==> run a <==
==> flow/design.v <==
module tb_dp #(
    parameter BHT_ENTERIES    = 128,
    parameter BTB_ENTERIES    = 32,
    parameter INSTR_SIZE_BYTE = 4
) 
(
    clk,
    rst_n,
    in_fetch_pc,
    in_fetch_nop,
    in_exe_pc,
    in_exe_nop,
    in_exe_branch_taken,
    in_exe_branch_offset,
    out_pc_offset,
    out_fetch_branch_taken
);
input clk;
input rst_n;
input in_fetch_nop;
input [INSTR_SIZE_BYTE*8-1 :0] in_fetch_pc;
input in_exe_nop;
input [INSTR_SIZE_BYTE*8-1 :0] in_exe_pc;
input in_exe_branch_taken;
input [INSTR_SIZE_BYTE*8-1 :0] in_exe_branch_offset;
output [INSTR_SIZE_BYTE*8-1 :0] out_pc_offset;
output out_fetch_branch_taken;
reg [1:0] bht_entry [0:BHT_ENTERIES-1];
reg [INSTR_SIZE_BYTE*8-1 :0] btb_entry [0:BTB_ENTERIES-1];
reg [24:0] btb_tag [0:BTB_ENTERIES-1];
assign out_pc_offset = btb_entry[in_fetch_pc[6:2]];
assign out_fetch_branch_taken = bht_entry[in_fetch_pc[8:2]][1]&&(btb_tag[in_fetch_pc[6:2]]==in_fetch_pc[31:7]);
always@(posedge clk or negedge rst_n) begin
    if(rst_n) begin
        if(!in_exe_nop) begin
            if(in_exe_branch_taken) begin
                bht_entry[in_exe_pc[8:2]]  <= (bht_entry[in_exe_pc[8:2]]==2'b11) ? bht_entry[in_exe_pc[8:2]] : bht_entry[in_exe_pc[8:2]] + 1'b1   ;
                btb_entry[in_exe_pc[6:2]]  <=  in_exe_branch_offset;
                btb_tag[in_exe_pc[6:2]]    <=  in_exe_pc[31:7];
            end
            else if(!in_exe_branch_taken) begin
                bht_entry[in_exe_pc[8:2]]  <= (bht_entry[in_exe_pc[8:2]]==2'b00) ? bht_entry[in_exe_pc[8:2]] : bht_entry[in_exe_pc[8:2]] - 1'b1   ;
            end
        end
    end
    else if(!rst_n) begin
        bht_entry[0]  <=   0 ;bht_entry[1]  <=   0 ;bht_entry[2]  <=   0 ;bht_entry[3]  <=   0 ;bht_entry[4]  <=   0 ;bht_entry[5]  <=   0 ;bht_entry[6]  <=   0 ;bht_entry[7]  <=   0 ;bht_entry[8]  <=   0 ;bht_entry[9]  <=   0 ;
        bht_entry[10]  <=   0 ;bht_entry[11]  <=   0 ;bht_entry[12]  <=   0 ;bht_entry[13]  <=   0 ;bht_entry[14]  <=   0 ;bht_entry[15]  <=   0 ;bht_entry[16]  <=   0 ;bht_entry[17]  <=   0 ;bht_entry[18]  <=   0 ;bht_entry[19]  <=   0 ;
        bht_entry[20]  <=   0 ;bht_entry[21]  <=   0 ;bht_entry[22]  <=   0 ;bht_entry[23]  <=   0 ;bht_entry[24]  <=   0 ;bht_entry[25]  <=   0 ;bht_entry[26]  <=   0 ;bht_entry[27]  <=   0 ;bht_entry[28]  <=   0 ;bht_entry[29]  <=   0 ;
        bht_entry[30]  <=   0 ;bht_entry[31]  <=   0 ;bht_entry[32]  <=   0 ;bht_entry[33]  <=   0 ;bht_entry[34]  <=   0 ;bht_entry[35]  <=   0 ;bht_entry[36]  <=   0 ;bht_entry[37]  <=   0 ;bht_entry[38]  <=   0 ;bht_entry[39]  <=   0 ;
        bht_entry[40]  <=   0 ;bht_entry[41]  <=   0 ;bht_entry[42]  <=   0 ;bht_entry[43]  <=   0 ;bht_entry[44]  <=   0 ;bht_entry[45]  <=   0 ;bht_entry[46]  <=   0 ;bht_entry[47]  <=   0 ;bht_entry[48]  <=   0 ;bht_entry[49]  <=   0 ;
        bht_entry[50]  <=   0 ;bht_entry[51]  <=   0 ;bht_entry[52]  <=   0 ;bht_entry[53]  <=   0 ;bht_entry[54]  <=   0 ;bht_entry[55]  <=   0 ;bht_entry[56]  <=   0 ;bht_entry[57]  <=   0 ;bht_entry[58]  <=   0 ;bht_entry[59]  <=   0 ;
        bht_entry[60]  <=   0 ;bht_entry[61]  <=   0 ;bht_entry[62]  <=   0 ;bht_entry[63]  <=   0 ;bht_entry[64]  <=   0 ;bht_entry[65]  <=   0 ;bht_entry[66]  <=   0 ;bht_entry[67]  <=   0 ;bht_entry[68]  <=   0 ;bht_entry[69]  <=   0 ;
        bht_entry[70]  <=   0 ;bht_entry[71]  <=   0 ;bht_entry[72]  <=   0 ;bht_entry[73]  <=   0 ;bht_entry[74]  <=   0 ;bht_entry[75]  <=   0 ;bht_entry[76]  <=   0 ;bht_entry[77]  <=   0 ;bht_entry[78]  <=   0 ;bht_entry[79]  <=   0 ;
        bht_entry[80]  <=   0 ;bht_entry[81]  <=   0 ;bht_entry[82]  <=   0 ;bht_entry[83]  <=   0 ;bht_entry[84]  <=   0 ;bht_entry[85]  <=   0 ;bht_entry[86]  <=   0 ;bht_entry[87]  <=   0 ;bht_entry[88]  <=   0 ;bht_entry[89]  <=   0 ;
        bht_entry[90]  <=   0 ;bht_entry[91]  <=   0 ;bht_entry[92]  <=   0 ;bht_entry[93]  <=   0 ;bht_entry[94]  <=   0 ;bht_entry[95]  <=   0 ;bht_entry[96]  <=   0 ;bht_entry[97]  <=   0 ;bht_entry[98]  <=   0 ;bht_entry[99]  <=   0 ;
        bht_entry[100]  <=   0 ;bht_entry[101]  <=   0 ;bht_entry[102]  <=   0 ;bht_entry[103]  <=   0 ;bht_entry[104]  <=   0 ;bht_entry[105]  <=   0 ;bht_entry[106]  <=   0 ;bht_entry[107]  <=   0 ;bht_entry[108]  <=   0 ;bht_entry[109]  <=   0 ;
        bht_entry[110]  <=   0 ;bht_entry[111]  <=   0 ;bht_entry[112]  <=   0 ;bht_entry[113]  <=   0 ;bht_entry[114]  <=   0 ;bht_entry[115]  <=   0 ;bht_entry[116]  <=   0 ;bht_entry[117]  <=   0 ;bht_entry[118]  <=   0 ;bht_entry[119]  <=   0 ;
        bht_entry[120]  <=   0 ;bht_entry[121]  <=   0 ;bht_entry[122]  <=   0 ;bht_entry[123]  <=   0 ;bht_entry[124]  <=   0 ;bht_entry[125]  <=   0 ;bht_entry[126]  <=   0 ;bht_entry[127]  <=   0 ;
        btb_entry[0]  <=   0;
        btb_tag[0]    <=   0;
        btb_entry[1]  <=   0;
        btb_tag[1]    <=   0;
        btb_entry[2]  <=   0;
        btb_tag[2]    <=   0;
        btb_entry[3]  <=   0;
        btb_tag[3]    <=   0;
        btb_entry[4]  <=   0;
        btb_tag[4]    <=   0;
        btb_entry[5]  <=   0;
        btb_tag[5]    <=   0;
        btb_entry[6]  <=   0;
        btb_tag[6]    <=   0;
        btb_entry[7]  <=   0;
        btb_tag[7]    <=   0;
        btb_entry[8]  <=   0;
        btb_tag[8]    <=   0;
        btb_entry[9]  <=   0;
        btb_tag[9]    <=   0;
        btb_entry[10]  <=   0;
        btb_tag[10]    <=   0;
        btb_entry[11]  <=   0;
        btb_tag[11]    <=   0;
        btb_entry[12]  <=   0;
        btb_tag[12]    <=   0;
        btb_entry[13]  <=   0;
        btb_tag[13]    <=   0;
        btb_entry[14]  <=   0;
        btb_tag[14]    <=   0;
        btb_entry[15]  <=   0;
        btb_tag[15]    <=   0;
        btb_entry[16]  <=   0;
        btb_tag[16]    <=   0;
        btb_entry[17]  <=   0;
        btb_tag[17]    <=   0;
        btb_entry[18]  <=   0;
        btb_tag[18]    <=   0;
        btb_entry[19]  <=   0;
        btb_tag[19]    <=   0;
        btb_entry[20]  <=   0;
        btb_tag[20]    <=   0;
        btb_entry[21]  <=   0;
        btb_tag[21]    <=   0;
        btb_entry[22]  <=   0;
        btb_tag[22]    <=   0;
        btb_entry[23]  <=   0;
        btb_tag[23]    <=   0;
        btb_entry[24]  <=   0;
        btb_tag[24]    <=   0;
        btb_entry[25]  <=   0;
        btb_tag[25]    <=   0;
        btb_entry[26]  <=   0;
        btb_tag[26]    <=   0;
        btb_entry[27]  <=   0;
        btb_tag[27]    <=   0;
        btb_entry[28]  <=   0;
        btb_tag[28]    <=   0;
        btb_entry[29]  <=   0;
        btb_tag[29]    <=   0;
        btb_entry[30]  <=   0;
        btb_tag[30]    <=   0;
        btb_entry[31]  <=   0;
        btb_tag[31]    <=   0;
    end
end
endmodule
==> flow/run.sh <==
#!/bin/bash
# the make line also repeats each setting of config.mk as NAME=value (left out here)
make -C /OpenROAD-flow-scripts/flow DESIGN_CONFIG=/design/flow/config.mk WORK_HOME=/design/flow/orfs CLKGATE_MAP_FILE= finish
==> flow/config.mk <==
export PLATFORM = sky130hd
export DESIGN_NAME = tb_dp
export DESIGN_NICKNAME = tb_dp
export VERILOG_FILES = /design/flow/design.v
export SDC_FILE = /design/flow/constraint.sdc
export NUM_CORES = 4
export LEC_CHECK = 0
export CAP_MARGIN = 40
export CORE_MARGIN = 2
export CORE_UTILIZATION = 70
export CTS_CLUSTER_DIAMETER = 69
export CTS_CLUSTER_SIZE = 14
export SETUP_SLACK_MARGIN = 1.46
export SLEW_MARGIN = 20
==> flow/constraint.sdc <==
create_clock -name core_clock -period 5.61 [get_ports {clk}]
set_input_delay 1.1220 -clock core_clock [delete_from_list [all_inputs] [get_ports {clk}]]
set_output_delay 1.1220 -clock core_clock [all_outputs]
set_load 0.01 [all_outputs]
==> run b: changes against run a <==
==> flow/config.mk (replaced) <==
export PLATFORM = sky130hd
export DESIGN_NAME = tb_dp
export DESIGN_NICKNAME = tb_dp
export VERILOG_FILES = /design/flow/design.v
export SDC_FILE = /design/flow/constraint.sdc
export NUM_CORES = 4
export LEC_CHECK = 0
export CAP_MARGIN = 35
export CORE_ASPECT_RATIO = 0.71
export CORE_MARGIN = 2
export CORE_UTILIZATION = 72
export CTS_CLUSTER_DIAMETER = 211
export CTS_CLUSTER_SIZE = 14
export PLACE_DENSITY = 0.64
export SETUP_SLACK_MARGIN = 1.41
export SLEW_MARGIN = 20
==> flow/constraint.sdc (replaced) <==
create_clock -name core_clock -period 5.31 [get_ports {clk}]
set_input_delay 1.0620 -clock core_clock [delete_from_list [all_inputs] [get_ports {clk}]]
set_output_delay 1.0620 -clock core_clock [all_outputs]
set_load 0.01 [all_outputs]
==> run c: changes against run a <==
==> flow/config.mk (replaced) <==
export PLATFORM = sky130hd
export DESIGN_NAME = tb_dp
export DESIGN_NICKNAME = tb_dp
export VERILOG_FILES = /design/flow/design.v
export SDC_FILE = /design/flow/constraint.sdc
export NUM_CORES = 4
export LEC_CHECK = 0
export CAP_MARGIN = 20
export CORE_MARGIN = 2
export CORE_UTILIZATION = 57
export SETUP_SLACK_MARGIN = 0.5
export SLEW_MARGIN = 20
==> flow/constraint.sdc (replaced) <==
create_clock -name core_clock -period 6.49 [get_ports {clk}]
set_input_delay 1.2980 -clock core_clock [delete_from_list [all_inputs] [get_ports {clk}]]
set_output_delay 1.2980 -clock core_clock [all_outputs]
set_load 0.01 [all_outputs]
==> results <==
| metric | run c | run b | run a |
|---|---|---|---|
| Total Die Area | 0.167 mm^2 | 0.132 mm^2 | 0.136 mm^2 |
| Total of endpoints with negative setup slack in the final report | 0 | 1 | 1 |
| Proportion of final cell area spent on non-clock buffers | 6.61% | 9.01% | 9.16% |
| DR WL/cell | 35.7 um | 40.1 um | 36.5 um |
| Post-synthesis to final-layout area growth | 16.4% | 16.4% | 17.0% |
| Gates resized, CTS repair | 94 | 399 | 221 |
| Clock-pin slew reported for the worst setup and hold paths after clock tree synthesis | 60 ps | 70 ps | 60 ps |
| Count of plain and timing-repair buffers | 723 | 944 | 932 |
| Final core area utilization | 66.7% | 84.2% | 82.7% |
| Top cell by count, worst path | sky130_fd_sc_hd__buf_4 | sky130_fd_sc_hd__buf_12 | - |
| Core area | 0.163 mm^2 | 0.129 mm^2 | 0.132 mm^2 |
| Gate power share | 11.2% | 13.3% | 12.7% |
| Comb pwr | 3.51 mW | 4.71 mW | 4.23 mW |
| Gr usage total | 43.3% | 57.2% | 51.6% |
| P_sw | 8.01 mW | 9.85 mW | 8.83 mW |
| Placer's final routability congestion estimate | 1.01 | 1.04 | 1.09 |
| Power consumption | 31.4 mW | 35.5 mW | 33.4 mW |
| Slew at the pin closest to its max-slew limit | 1180 ps | 1130 ps | 1010 ps |
| Placed instance count | 9728 | 9408 | 9433 |
| Crit path buffers/inverters | 8 | 7 | 7 |
| Run status | no timing/DRC/antenna violations | complete, but fails checks | complete, but fails checks |
| Layout check failures | - | setup timing | setup timing |
| Met2 usage in global routing | 64.7% | 76.2% | 74.1% |
| Layout Skew | 22.3 ps | 18.8 ps | 50.4 ps |
| Cell internal power dissipation | 23.4 mW | 25.7 mW | 24.5 mW |
| Power attributed to sequential cells | 15.5 mW | 19.2 mW | 18.0 mW |
| Placed wire-length estimate | 223000 um | 226000 um | 215000 um |
Power is estimated from default activity; no workload was simulated.
